== old ==
==> flow/design.v <==
module ALU(in1,
				in2, 
				op, 
				result);
	output reg [31:0] result;
	input [31:0] in1, in2;
	input [3:0] op;  
	always @(*) begin
		case(op)
			4'b0001 : begin  
				result = in1 & in2;
			end
			4'b0010 : begin  
				result = in1 | in2;
			end
			4'b0011 : begin  
				result = in1 ^ in2;
			end
			4'b0100 : begin  
				result = in1 + in2;
			end
			4'b0101 : begin 
				result = in1 - in2;
			end
			4'b0110 : begin  
				result = in1 >> in2[4:0];
			end
			4'b0111 : begin  
				result = in1 << in2[4:0];
			end
			4'b1000 : begin  
				result = $signed(in1) >>> in2[4:0];
			end
			4'b1001 : begin  
				result = in1 <<< in2[4:0];
			end
			4'b1010 : begin  
				result = in1 + in2;
			end
			4'b1011 : begin  
				result = {31'b0, $signed(in1) < $signed(in2)};
			end
			4'b1100 : begin  
				result = {31'b0, in1 < in2};
			end
			default : begin 
				result = 32'b0;
			end
		endcase
	end
endmodule
module BCompare(input [31:0] op1, input [31:0] op2, input BrUn, output reg BEQ, output reg BLT);
	always@(*)begin
		BEQ = 1'b0;
		BLT = 1'b0;
		if(~BrUn)begin 
			if(op1 == op2) begin
				BEQ = 1'b1;
			end
			if($signed(op1) < $signed(op2)) begin
				BLT = 1'b1;
			end
		end
		else begin
			if({1'b0, op1} == {1'b0, op2}) begin
				BEQ = 1'b1;
			end
			if({1'b0,op1} < {1'b0, op2}) begin
				BLT = 1'b1;
			end
		end
	end
endmodule
module ControlUnit(IWord, PCSelect, RegWEn, ImmSel, BrUn, BEQ, BLT, BSel, ASel, ALUOP, WBSel, MemRW);
input [31:0] IWord;
input BEQ, BLT;
output reg PCSelect, RegWEn, ImmSel, BSel, ASel, WBSel, MemRW, BrUn;
output reg [3:0] ALUOP;
always@(*) begin
	PCSelect = 1'b0;
	RegWEn = 1'b0;
	ImmSel = 1'b0;
	BSel = 1'b0;
	ASel = 1'b0;
	MemRW = 1'b0;
	WBSel = 1'b1;
	BrUn = 1'b0;
	ALUOP = 4'h4;
	case(IWord[6:0])
		7'b0110011: begin  
			PCSelect = 1'b0;
			RegWEn = 1'b1;
			ImmSel = 1'b0;
			BSel = 1'b0;
			ASel = 1'b0;
			MemRW = 1'b0;
			WBSel = 1'b1;
			BrUn = 1'b0;
			case(IWord[14:12])
				3'h0 : begin
					case(IWord[30])
						 1'b0 : begin  
							ALUOP = 4'h4;
						 end
						 1'b1 : begin  
							ALUOP = 4'h5;
						end
					endcase
				end
				3'h1 : begin  
					ALUOP = 4'h7;
				end
				3'h2 : begin  
					ALUOP = 4'hb;
				end
				3'h3 : begin  
					ALUOP = 4'hc;
				end
				3'h4 : begin  
					ALUOP = 4'h3;
				end
				3'h5 : begin 
					case(IWord[30]) 
						1'b1: begin  
							ALUOP = 4'h8;
						end
						1'b0:begin  
							ALUOP = 4'h6;
						end
					endcase
				end
				3'h6 : begin  
					ALUOP = 4'h2;
				end
				3'h7 : begin  
					ALUOP = 4'h1;
				end
			endcase
		end
		7'b0010011 : begin  
			PCSelect = 1'b0;
			RegWEn = 1'b1;
			ImmSel = 1'b1;
			BSel = 1'b1;
			ASel = 1'b0;
			MemRW = 1'b0;
			WBSel = 1'b1;
			BrUn = 1'b0;
			case(IWord[14:12])
					3'h0 : begin  
							ALUOP = 4'h4;
					end
					3'h1 : begin  
						ALUOP = 4'h7;
					end
					3'h2 : begin  
						ALUOP = 4'hb;
					end
					3'h3 : begin  
						ALUOP = 4'hc;
					end
					3'h4 : begin  
						ALUOP = 4'h3;
					end
					3'h5 : begin 
						case(IWord[30])
							1'b0 : begin
								ALUOP = 4'h6;
							end
							1'b1 : begin
								ALUOP = 4'h8;
							end
						endcase
					end
					3'h6 : begin  
						ALUOP = 4'h2;
					end
					3'h7 : begin  
						ALUOP = 4'h1;
					end
			endcase
		end
		7'b0000011 : begin  
			PCSelect = 1'b0;
			RegWEn = 1'b1;
			ImmSel = 1'b1;
			BSel = 1'b1;
			ASel = 1'b0;
			ALUOP = 4'h4;
			MemRW = 1'b0;
			WBSel = 1'b0;
			BrUn = 1'b0;
		end
		7'b0100011 : begin  
			PCSelect = 1'b0;
			RegWEn = 1'b0;
			ImmSel = 1'b1;
			BSel = 1'b1;
			ASel = 1'b0;
			ALUOP = 4'h4;
			MemRW = 1'b1;
			WBSel = 1'b1;
		end
		7'b1100011 : begin  
			RegWEn = 1'b0;
			ImmSel = 1'b1;
			case(IWord[14:12]) 
				3'h0 : begin
					BrUn = 1'b0;
					PCSelect = BEQ;
				end
				3'h1 : begin
					BrUn = 1'b0;
					PCSelect = ~BEQ;
				end
				3'h4 : begin
					BrUn = 1'b0;
					PCSelect = BLT;
				end
				3'h5 : begin
					BrUn = 1'b0;
					PCSelect = BEQ | ~BLT;
				end
				3'h6 : begin
					BrUn = 1'b1;
					PCSelect = BLT;
				end
				3'h7 : begin
					BrUn = 1'b1;
					PCSelect = BEQ | ~BLT;
				end
				default:
				;
			endcase
			BSel = 1'b1;
			ASel = 1'b1;
			ALUOP = 4'h4;
			MemRW = 1'b0;
			WBSel = 1'b1;
		end
		default:
		;
	endcase
end
endmodule
module ImmExtend(input [12:0] imm, output reg [31:0] extend);
	always @(*) begin
		extend = {{19{imm[12]}}, imm};
	end
endmodule
module PC(input PCSel, input [31:0] branchVal, input clk, input reset, output reg [31:0] PCVal);
	always @(posedge clk) begin
		if(reset) begin
			PCVal <= 32'b0;
		end
		else if(PCSel) begin
			PCVal <= branchVal;
		end
		else begin
			PCVal <= PCVal + 3'b100;
		end
	end
endmodule
module RegFile(rs1, rs2, rd, din, out1, out2, clk, reset, enable, rw);
reg [31:0] steve [31:0];
integer i;
input [4:0] rd, rs1, rs2;
input clk, reset, enable, rw;
input [31:0] din;
output reg [31:0] out1, out2;
	always @(posedge clk) begin
		if (enable) begin
			if(reset) begin
				for( i = 0; i <= 31; i = i + 1 ) begin 
					steve[i] <= 32'b0;	
				end
			end
			else if(rw && rd != 5'd0) begin
				steve[rd] <= din; 
			end
		end
	end
	always @(*) begin
		out1 = 32'b0;
		out2 = 32'b0;
		if(enable) begin
			out1 = (rs1 == 5'd0) ? 32'b0 : steve[rs1];
			out2 = (rs2 == 5'd0) ? 32'b0 : steve[rs2];
		end
	end
endmodule
module Datapath(input clk,
					input reset,
					output [31:0] imem_addr,
					input [31:0] imem_rdata,
					output [31:0] dmem_addr,
					output [31:0] dmem_wdata,
					output dmem_we,
					input [31:0] dmem_rdata,
					output wb_valid,
					output [4:0] wb_rd,
					output [31:0] wb_data);
reg [31:0] WB;
wire PCSelect, RegWEn, ImmSel, BrUn, BEQ, BLT, BSel, ASel, WBSel, MemRW;
wire [3:0] ALUOP;
wire [31:0] longImm, IWord, data1Val, data2Val, result, PCVal, DmemOut;
reg [31:0] alu1, alu2;
reg [12:0] imm;
reg [4:0] rs1, rs2, rd;
assign IWord = imem_rdata;
assign imem_addr = PCVal;
RegFile regs(IWord[19:15], IWord[24:20], IWord[11:7], WB, data1Val, data2Val, clk, reset, 1'b1 , RegWEn);
BCompare compare(data1Val, data2Val, BrUn, BEQ, BLT);
ControlUnit cu(IWord, PCSelect, RegWEn, ImmSel, BrUn, BEQ, BLT, BSel, ASel, ALUOP, WBSel, MemRW);
PC pc(PCSelect, WB, clk, reset, PCVal);
ImmExtend longBoi(imm, longImm);
ALU alu(alu1, alu2, ALUOP, result);
assign dmem_addr = result;
assign dmem_wdata = data2Val;
assign dmem_we = MemRW & ~reset;
assign DmemOut = dmem_rdata;
assign wb_valid = RegWEn & (rd != 5'd0) & ~reset;
assign wb_rd = rd;
assign wb_data = WB;
	always@(*) begin
		if(ASel) begin
			alu1 = PCVal;
		end
		else begin
			alu1 = data1Val;
		end
		if(BSel) begin
			alu2 = longImm;
		end
		else begin
			alu2 = data2Val;
		end
		if(WBSel) begin
			WB = result;
		end
		else begin
			WB = DmemOut;
		end
		if(IWord[6:0] == 7'b1100011)begin  
			imm = {IWord[31], IWord[7], IWord[30:25], IWord[11:8], 1'b0};
		end
		else if(IWord[6:0] == 7'b0100011)begin  
			imm = {IWord[31], IWord[31:25], IWord[11:7]};
		end
		else begin
			imm = {IWord[31], IWord[31:20]};
		end
		rs1 = IWord[19:15];
		rs2 = IWord[24:20];
		rd = IWord[11:7];
	end
endmodule
Settings: LEC_CHECK=0, CAP_MARGIN=20, CELL_PAD_IN_SITES_DETAIL_PLACEMENT=2, CELL_PAD_IN_SITES_GLOBAL_PLACEMENT=2, CORE_ASPECT_RATIO=1.04, CORE_MARGIN=6, CORE_UTILIZATION=63, CTS_CLUSTER_SIZE=93, MAX_ROUTING_LAYER=met4, MIN_ROUTING_LAYER=met2, PLACE_DENSITY_LB_ADDON=0.09, SETUP_SLACK_MARGIN=1.16, SLEW_MARGIN=0, TNS_END_PERCENT=20; clock period 12.1 ns.
run.sh (not shown) runs the stock make flow with config.mk's settings and CLKGATE_MAP_FILE=.
old did not finish; a tool error ended it in global placement without I/O.
Here is what was changed in the inputs of new compared with old.
- clearing CORE_ASPECT_RATIO, which used to be 1.04
- swapping 0 for 20 in SLEW_MARGIN
- clearing PLACE_DENSITY_LB_ADDON, which used to be 0.09
- clearing SETUP_SLACK_MARGIN, which used to be 1.16
- clearing MAX_ROUTING_LAYER, which used to be met4
- clearing MIN_ROUTING_LAYER, which used to be met2
- swapping 63 for 60 in CORE_UTILIZATION
- swapping 20 for 35 in TNS_END_PERCENT
- swapping 93 for 57 in CTS_CLUSTER_SIZE
- clearing CELL_PAD_IN_SITES_DETAIL_PLACEMENT, which used to be 2
- putting PLACE_DENSITY at 0.6 where nothing was set
- clearing CELL_PAD_IN_SITES_GLOBAL_PLACEMENT, which used to be 2
- swapping 6 for 2 in CORE_MARGIN
- swapping 12.1 for 7.65 in the clock period (ns, I/O delays scaled along)
--- outcome ---
- new got as far as global routing, where a tool error ended the run.
- | area fraction in compound gates after synthesis | old vs new | ≈ equal |
- Diff new..old | post-synthesis share of cell area spent on full adders, half adders and majority gates | unchanged
- Horizontal die dimension went up slightly going from old to new.
- Changes observed in new relative to old: chip area estimate from yosys synthesis neither gained nor lost much; chip area now sits at about the same level.
- Between new and old, the average cell area after synthesis figures differ only marginally.
- The die span in y of new is lower than that of old.

* * *

Starts from the design.v that is shown in full above.
Settings: LEC_CHECK=0, ABC_AREA=1, CAP_MARGIN=20, CORE_MARGIN=2, CORE_UTILIZATION=72, CTS_CLUSTER_SIZE=10, PLACE_DENSITY=0.39, SETUP_SLACK_MARGIN=1.3, SLEW_MARGIN=20; clock period 5.91 ns.
The first run failed in 5_1_grt.
Edit:
- ABC_AREA: 1 -> not set
- CORE_UTILIZATION: 72 -> 57
- CTS_CLUSTER_SIZE: 10 -> not set
- PLACE_DENSITY: 0.39 -> not set
- SETUP_SLACK_MARGIN: 1.3 -> 2.06
- clock period: 5.91 -> 8.21 ns (I/O delays scaled with it)
- Now the flow produced a layout that fails on negative setup slack
- synthesized area came out lower by 2.1%
- die size came out higher by 23%
- synthesized cell count came out lower by about 33%
Edit:
- ABC_AREA: not set -> 1
- CORE_UTILIZATION: 57 -> 72
- CTS_CLUSTER_DIAMETER: not set -> 400
- PLACE_DENSITY: not set -> 0.39
- SETUP_SLACK_MARGIN: 2.06 -> not set
- clock period: 8.21 -> 5.91 ns (I/O delays scaled with it)
Result: With this change the flow ended with an error in 5_1_grt. Area after synthesis is higher by 2.2%. Die size is lower by 19%. Synthesized cell count is higher by 49%.
Edit:
- ABC_AREA: 1 -> not set
- CAP_MARGIN: 20 -> 40
- CELL_PAD_IN_SITES_GLOBAL_PLACEMENT: not set -> 3
- CORE_ASPECT_RATIO: not set -> 0.88
- CORE_UTILIZATION: 72 -> 40
- CTS_CLUSTER_DIAMETER: 400 -> not set
- GPL_TIMING_DRIVEN: not set -> 0
- MIN_ROUTING_LAYER: not set -> met1
- PLACE_DENSITY: 0.39 -> not set
- PLACE_DENSITY_LB_ADDON: not set -> 0.14
- SETUP_SLACK_MARGIN: not set -> 2.43
- clock period: 5.91 -> 13.0 ns (I/O delays scaled with it)
This time the run produced a clean layout.
Die area climbs by about 75%.
Area after synthesis is lower by 2.1%.
Synthesized cell count is lower by 33%.
Edit:
- CAP_MARGIN: 40 -> 20
- CELL_PAD_IN_SITES_GLOBAL_PLACEMENT: 3 -> not set
- CORE_ASPECT_RATIO: 0.88 -> not set
- CORE_UTILIZATION: 40 -> 65
- GPL_TIMING_DRIVEN: 0 -> not set
- MIN_ROUTING_LAYER: met1 -> not set
- PLACE_DENSITY: not set -> 0.6
- PLACE_DENSITY_LB_ADDON: 0.14 -> not set
- SETUP_SLACK_MARGIN: 2.43 -> not set
- clock period: 13.0 -> 13.8 ns (I/O delays scaled with it)
- The new run aborted during 5_1_grt
- die size fell by about 40%
- area after synthesis is unchanged
- synthesized cell count is unchanged

* * *

Setup of run 1:
Starts from the design.v that is shown in full above.
Settings: LEC_CHECK=0, CAP_MARGIN=20, CORE_MARGIN=2, CORE_UTILIZATION=57, PLACE_DENSITY=0.6, SETUP_SLACK_MARGIN=2.02, SLEW_MARGIN=20, TNS_END_PERCENT=15; clock period 7.78 ns.
Run 1 finished all stages; layout check result: FAIL, due to negative setup slack.
For run 2, these inputs were changed with respect to run 1:
diff --git a/flow/config.mk b/flow/config.mk
--- a/flow/config.mk
+++ b/flow/config.mk
@@ -9,6 +9,4 @@
 export CORE_MARGIN = 2
-export CORE_UTILIZATION = 57
-export PLACE_DENSITY = 0.6
-export SETUP_SLACK_MARGIN = 2.02
+export CORE_UTILIZATION = 72
+export PLACE_DENSITY = 0.39
 export SLEW_MARGIN = 20
-export TNS_END_PERCENT = 15
==> flow/constraint.sdc <==
create_clock -name core_clock -period 5.91 [get_ports {clk}]
set_input_delay 1.1820 -clock core_clock [delete_from_list [all_inputs] [get_ports {clk}]]
set_output_delay 1.1820 -clock core_clock [all_outputs]
set_load 0.01 [all_outputs]
Findings:
Among run 2 and run 1, the run that stopped before the end is run 2, and it is the only one.
In run 1 the implementation ran to completion but is not tape-out ready, as the final checks report negative setup slack.
Compared with run 1, run 2 shows a site row count that is 11% lower.
Width of the chip on run 2 is down relative to run 1.
Taking run 2 over run 1, the estimated wirelength of the detail-placed design ratio works out to 0.926.
Comparing run 1 against run 2, there is no change at all in area share of and/or/nand/nor cells after synthesis.
Run 1 → run 2: last weighted congestion value of the routability-driven placer climbed about 22%; mean post-synth cell area barely changed; cell area after placement barely changed; die area dropped 21%; core outline area dropped 21%.
Modified inputs, run 3 compared to run 2
diff --git a/flow/config.mk b/flow/config.mk
--- a/flow/config.mk
+++ b/flow/config.mk
@@ -9,4 +9,7 @@
 export CORE_MARGIN = 2
-export CORE_UTILIZATION = 72
-export PLACE_DENSITY = 0.39
+export CORE_UTILIZATION = 55
+export MAX_ROUTING_LAYER = met4
+export PLACE_DENSITY = 0.6
+export SETUP_SLACK_MARGIN = 1.93
 export SLEW_MARGIN = 20
+export TNS_END_PERCENT = 35
==> flow/constraint.sdc <==
create_clock -name core_clock -period 7.86 [get_ports {clk}]
set_input_delay 1.5720 -clock core_clock [delete_from_list [all_inputs] [get_ports {clk}]]
set_output_delay 1.5720 -clock core_clock [all_outputs]
set_load 0.01 [all_outputs]
Compared with run 2, in run 3 cell count listed in synth_stat.txt flat; core region area went up; number of buffers inserted to repair setup after CTS now sits lower; synthesized chip area reported by yosys held steady.
On area of placed instances, run 2 and run 3 are neck and neck.
Although run 3 finished all stages, its layout failed final checks on negative setup slack.
Input-level comparison between run 4 and run 3:
diff --git a/flow/config.mk b/flow/config.mk
--- a/flow/config.mk
+++ b/flow/config.mk
@@ -9,7 +9,4 @@
 export CORE_MARGIN = 2
-export CORE_UTILIZATION = 55
-export MAX_ROUTING_LAYER = met4
+export CORE_UTILIZATION = 66
 export PLACE_DENSITY = 0.6
-export SETUP_SLACK_MARGIN = 1.93
 export SLEW_MARGIN = 20
-export TNS_END_PERCENT = 35
==> flow/constraint.sdc <==
create_clock -name core_clock -period 7.24 [get_ports {clk}]
set_input_delay 1.4480 -clock core_clock [delete_from_list [all_inputs] [get_ports {clk}]]
set_output_delay 1.4480 -clock core_clock [all_outputs]
set_load 0.01 [all_outputs]
Notes after the runs:
The flow ran to completion for all of run 3 and run 4 but run 4, which stopped partway.
Status run 3: flow complete, layout not clean - negative setup slack
In the reports for run 3 and run 4, the smaller floorplan die height belongs to run 4.
Per the comparison of run 4 with run 3, placement row count fell by 8.6%; area of the core dropped 17%.
Relative to run 4, the following input files were edited for run 5:
diff --git a/flow/config.mk b/flow/config.mk
--- a/flow/config.mk
+++ b/flow/config.mk
@@ -7,6 +7,15 @@
 export LEC_CHECK = 0
+export ABC_AREA = 0
 export CAP_MARGIN = 20
+export CORE_ASPECT_RATIO = 0.84
 export CORE_MARGIN = 2
-export CORE_UTILIZATION = 66
-export PLACE_DENSITY = 0.6
+export CORE_UTILIZATION = 72
+export CTS_CLUSTER_DIAMETER = 51
+export CTS_CLUSTER_SIZE = 76
+export GPL_TIMING_DRIVEN = 1
+export HOLD_SLACK_MARGIN = -0.08
+export MAX_ROUTING_LAYER = met4
+export PLACE_DENSITY = 0.66
+export SETUP_SLACK_MARGIN = -0.95
 export SLEW_MARGIN = 20
+export TNS_END_PERCENT = 35
==> flow/constraint.sdc <==
create_clock -name core_clock -period 6.37 [get_ports {clk}]
set_input_delay 1.2740 -clock core_clock [delete_from_list [all_inputs] [get_ports {clk}]]
set_output_delay 1.2740 -clock core_clock [all_outputs]
set_load 0.01 [all_outputs]
==> comparison <==
For run 5, the flow was terminated by a tool error in 5_1_grt and produced no final design.
Between run 5 and run 4, it is run 5 whose post-CTS repair timing setup buffer count is lower, by 83.
Going from run 4 to run 5, the die area was found to have gone down by 8.2%.
Between run 4 and run 5, the flow reports row count decreasing by more than 10%.
Summary — clock buffer count from CTS, run 5 relative to run 4: lower, by 13.
Number of top-level design ports came out exactly the same in run 4 and run 5.
Compare run 4 and run 5 | horizontal die dimension higher: run 5
Diff run 4 -> run 5: starting density of the core rose by 6.5 points, die boundary height fell by about 12%.
